==> flow/design.v (excerpt) <==
module sys_ref_core #(parameter DATA_WIDTH = 8, ADDR_WIDTH = 4)
(
 input   wire                      CLK,
 input   wire                      RST,             
 input   wire  [DATA_WIDTH-1:0]    UART_RX_DATA,
 input   wire                      UART_RX_Valid,
 input   wire                      FIFO_FULL,
 output  wire  [DATA_WIDTH-1:0]    FIFO_WR_DATA,
 output  wire                      FIFO_WR_INC,
 output  wire  [DATA_WIDTH-1:0]    UART_Config,
 output  wire  [DATA_WIDTH-1:0]    Div_Ratio,
 output  wire                      CLKDIV_EN
);
Size: ~1900 cells after synthesis, ~180 flip-flops, about 17000 µm² of cells after synthesis.
clock: 22.9 ns
lec_check: 0
abc_area: 0
cap_margin: 5
cell_pad_in_sites_detail_placement: 2
cell_pad_in_sites_global_placement: 1
core_margin: 8
core_utilization: 22
cts_cluster_diameter: 279
cts_cluster_size: 45
gpl_routability_driven: 0
hold_slack_margin: 0.1
max_routing_layer: met4
min_routing_layer: met1
place_density: 0.35
setup_slack_margin: -1.91
slew_margin: 20
tns_end_percent: 75
run.sh (not shown) runs the stock make flow with config.mk's settings and CLKGATE_MAP_FILE=.
The starting point produced a layout that fails on negative setup slack.
Next try:
Settings changed: ABC_AREA 0 to unset, CAP_MARGIN 5 to 20, CELL_PAD_IN_SITES_DETAIL_PLACEMENT 2 to unset, CELL_PAD_IN_SITES_GLOBAL_PLACEMENT 1 to unset, CORE_MARGIN 8 to 2, CORE_UTILIZATION 22 to 56, CTS_CLUSTER_DIAMETER 279 to unset, CTS_CLUSTER_SIZE 45 to unset, GPL_ROUTABILITY_DRIVEN 0 to unset, HOLD_SLACK_MARGIN 0.1 to unset, MAX_ROUTING_LAYER met4 to unset, MIN_ROUTING_LAYER met1 to unset, PLACE_DENSITY 0.35 to unset, SETUP_SLACK_MARGIN -1.91 to unset, TNS_END_PERCENT 75 to unset.
Clock period 22.9 ns to 13.4 ns, I/O delays scaled along.
- The changed run completed and failed the layout checks on negative setup slack
- flip-flop count does not change
- wire length drops by 25%
- design area goes up by 2.0%
- sequential share of layout area went down by 0.40 points
- global-route usage climbs by 18 points
Next try:
Settings changed: CORE_UTILIZATION 56 to 72, PLACE_DENSITY set to 0.67.
Clock period 13.4 ns to 25.4 ns, I/O delays scaled along.
- Now the flow completed with no timing, DRC or antenna violations
- global-route usage goes up by 8.9 points
- first-iteration DRC count rose by 57%
- via count shrinks by about 1.9%
Next try:
Settings changed: CORE_UTILIZATION 72 to 63, PLACE_DENSITY 0.67 to unset.
Clock period 25.4 ns to 15.8 ns, I/O delays scaled along.
Effect: The changed run produced a layout that fails on negative setup slack; clock-buffer cell count stays the same; sequential share of layout area fell by 3.9 points; area after synthesis does not change; register-to-register slack degrades by 11 ns.

========
sys_ref_core again, from the RTL that the note above started with.
Settings: LEC_CHECK=0, CAP_MARGIN=20, CORE_MARGIN=2, CORE_UTILIZATION=58, PLACE_DENSITY=0.6, SLEW_MARGIN=20; clock period 15.5 ns.
The first run finished but failed the layout checks on negative setup slack.
Change:
- CORE_UTILIZATION: 58 -> 66
- TNS_END_PERCENT: not set -> 80
- clock period: 15.5 -> 20.3 ns (I/O delays scaled with it)
The new run ran to the end with violations: negative setup slack. Synthesized cell count does not change. Utilization grows by 9.0 points. Wire length is higher by about 3.6%. Clock-buffer cell count goes down by 5. Area after synthesis does not change. Via count goes up by 3.9%. Critical path depth rose by 1. Non-clock buffer count is lower by 45. Global-route usage is higher by 6.2 points.

========
## run A
sys_ref_core again, from the RTL that the note above started with.
Design sys_ref_core, start of the top module:
module sys_ref_core #(parameter DATA_WIDTH = 8, ADDR_WIDTH = 4)
(
 input   wire                      CLK,
 input   wire                      RST,             
 input   wire  [DATA_WIDTH-1:0]    UART_RX_DATA,
 input   wire                      UART_RX_Valid,
 input   wire                      FIFO_FULL,
 output  wire  [DATA_WIDTH-1:0]    FIFO_WR_DATA,
 output  wire                      FIFO_WR_INC,
 output  wire  [DATA_WIDTH-1:0]    UART_Config,
 output  wire  [DATA_WIDTH-1:0]    Div_Ratio,
 output  wire                      CLKDIV_EN
);
wire                      WrEn;
wire                      RdEn;
wire  [ADDR_WIDTH-1:0]    Addr;
wire  [DATA_WIDTH-1:0]    Wr_Reg;
wire  [DATA_WIDTH-1:0]    Rd_Reg;
wire                      Rd_Reg_Valid;
wire  [DATA_WIDTH-1:0]    Operand_A;
wire  [DATA_WIDTH-1:0]    Operand_B;
wire  [3:0]               ALU_FUN;
wire                      ALU_EN;
wire                      CLKG_EN;
wire  [DATA_WIDTH*2-1:0]  ALU_OUT;
wire                      ALU_OUT_Valid;
SYS_CTRL U0_SYS_CTRL (
	.CLK(CLK),
	.RST(RST),
	.UART_RX_DATA(UART_RX_DATA),
	.UART_RX_Valid(UART_RX_Valid),
	.FIFO_FULL(FIFO_FULL),
	.FIFO_WR_DATA(FIFO_WR_DATA),
	.FIFO_WR_INC(FIFO_WR_INC),
	.ALU_OUT(ALU_OUT),
	.ALU_OUT_Valid(ALU_OUT_Valid),
	.ALU_EN(ALU_EN),
	.ALU_FUN(ALU_FUN),
	.CLKG_EN(CLKG_EN),
	.CLKDIV_EN(CLKDIV_EN),
	.Rd_Reg(Rd_Reg),
	.Rd_Reg_Valid(Rd_Reg_Valid),
	.Wr_Reg(Wr_Reg),
	.Addr(Addr),
	.RdEn(RdEn),
	.WrEn(WrEn)
	);
Register_File U0_Register_File (
	.WrData(Wr_Reg),
	.Adresss(Addr),
	.WrEn(WrEn),
	.RdEn(RdEn),
	.CLK(CLK),
	.RST(RST),
	.RdData(Rd_Reg),
	.RdData_Valid(Rd_Reg_Valid),
	.REG0(Operand_A),
	.REG1(Operand_B),
	.REG2(UART_Config),
	.REG3(Div_Ratio)
	);
ALU_16B U0_ALU_16B (
	.A(Operand_A),
	.B(Operand_B),
	.EN(ALU_EN),
	.ALU_FUN(ALU_FUN),
	.CLK(CLK),
	.CLK_EN(CLKG_EN),
	.RST(RST),
	.ALU_OUT(ALU_OUT),
	.OUT_VALID(ALU_OUT_Valid)
	);
endmodule
==> flow/config.mk <==
export PLATFORM = sky130hd
export DESIGN_NAME = sys_ref_core
export DESIGN_NICKNAME = sys_ref_core
export VERILOG_FILES = /design/flow/design.v
export SDC_FILE = /design/flow/constraint.sdc
export NUM_CORES = 4
export LEC_CHECK = 0
export CAP_MARGIN = 20
export CORE_MARGIN = 2
export CORE_UTILIZATION = 65
export CTS_CLUSTER_SIZE = 42
export PLACE_DENSITY = 0.6
export SETUP_SLACK_MARGIN = 4.08
export SLEW_MARGIN = 20
==> flow/constraint.sdc <==
create_clock -name core_clock -period 15.5 [get_ports {CLK}]
set_input_delay 3.1000 -clock core_clock [delete_from_list [all_inputs] [get_ports {CLK}]]
set_output_delay 3.1000 -clock core_clock [all_outputs]
set_load 0.01 [all_outputs]
Complete run, failing final checks: run A, reason negative setup slack.
Input-level comparison between run B and run A:
# run A
export LEC_CHECK = 0
export CAP_MARGIN = 20
export CORE_MARGIN = 2
export CORE_UTILIZATION = 65
export CTS_CLUSTER_SIZE = 42
export PLACE_DENSITY = 0.6
export SETUP_SLACK_MARGIN = 4.08
export SLEW_MARGIN = 20
create_clock -name core_clock -period 15.5 [get_ports {CLK}]
# run B
export LEC_CHECK = 0
export CAP_MARGIN = 20
export CORE_MARGIN = 2
export CORE_UTILIZATION = 16
export PLACE_DENSITY = 0.6
export SLEW_MARGIN = 20
create_clock -name core_clock -period 28.4 [get_ports {CLK}]
Notes after the runs:
Every stage of the flow completed for run B, and the final layout passed the timing, design-rule and antenna checks.
Run B vs. run A: final area decreased about 11%; number of antenna violations at the first check in global routing has increased.
Detailed-route wire length improves in run B relative to run A.
Any difference in buffer levels on the longest clock path between run B and run A is small enough to ignore.
Run B ends up with a flop share of the area that is 2.6 points higher than in run A.
### run B -> run C
# run B
export LEC_CHECK = 0
export CAP_MARGIN = 20
export CORE_MARGIN = 2
export CORE_UTILIZATION = 16
export PLACE_DENSITY = 0.6
export SLEW_MARGIN = 20
create_clock -name core_clock -period 28.4 [get_ports {CLK}]
# run C
export LEC_CHECK = 0
export CAP_MARGIN = 20
export CORE_MARGIN = 2
export CORE_UTILIZATION = 64
export PLACE_DENSITY = 0.6
export SLEW_MARGIN = 20
create_clock -name core_clock -period 23.4 [get_ports {CLK}]
==> comparison <==
- Finished, but not clean: run C, with negative setup slack.
- Sort run C and run B by sequential share of layout area desc -> top: run B
- NOTE cell depth of the worst flop-to-flop path run B->run C decreased by a few percent
- Diff run B..run C | storage element area | negligible
- Number of buffer and inverter instances along the worst setup path | run C below run B
The inputs of run D differ from those of run C as listed below.
# run C
export LEC_CHECK = 0
export CAP_MARGIN = 20
export CORE_MARGIN = 2
export CORE_UTILIZATION = 64
export PLACE_DENSITY = 0.6
export SLEW_MARGIN = 20
create_clock -name core_clock -period 23.4 [get_ports {CLK}]
# run D
export LEC_CHECK = 0
export CAP_MARGIN = 20
export CORE_MARGIN = 2
export CORE_UTILIZATION = 72
export CTS_CLUSTER_DIAMETER = 132
export PLACE_DENSITY = 0.6
export SLEW_MARGIN = 20
create_clock -name core_clock -period 20.8 [get_ports {CLK}]
Notes after the runs:
Run status, run D: aborted in global routing (5_1_grt), error GRT-0116
NOTE post-place instance area run C->run D increased by a little under 10%
Taking run C as the reference, in run D post-cts repair resize count increased by 32 relative to the old numbers, yosys cell count ~0 delta.
Half-perimeter wire length after placement, run C and run D: higher on run D
Against run C as the reference, run D delivers a lower die area.
On routability congestion estimate from global placement, the higher figure sits with run D, not run C.
For boundary pin count, run D and run C come out practically identical.
Input-level comparison between run E and run D:
# run D
export LEC_CHECK = 0
export CAP_MARGIN = 20
export CORE_MARGIN = 2
export CORE_UTILIZATION = 72
export CTS_CLUSTER_DIAMETER = 132
export PLACE_DENSITY = 0.6
export SLEW_MARGIN = 20
create_clock -name core_clock -period 20.8 [get_ports {CLK}]
# run E
export LEC_CHECK = 0
export ABC_AREA = 1
export CAP_MARGIN = 20
export CORE_MARGIN = 2
export CORE_UTILIZATION = 72
export CTS_CLUSTER_SIZE = 100
export PLACE_DENSITY = 0.6
export SLEW_MARGIN = 20
create_clock -name core_clock -period 27.8 [get_ports {CLK}]
## What came out
- Compared to run D, run E was floorplanned on a smaller die.
- Run E: no failed stages, no open violations at the end
- From run D to run E the numbers moved as follows: area reported by Yosys stat down 0.61%; synthesized cell count rose by 26%; post-synthesis share of cell area spent on xor and xnor gates now sits at about the same level; synthesized cell area down 0.61%.
- Looking at post-cts resize count, run E sits below run D.
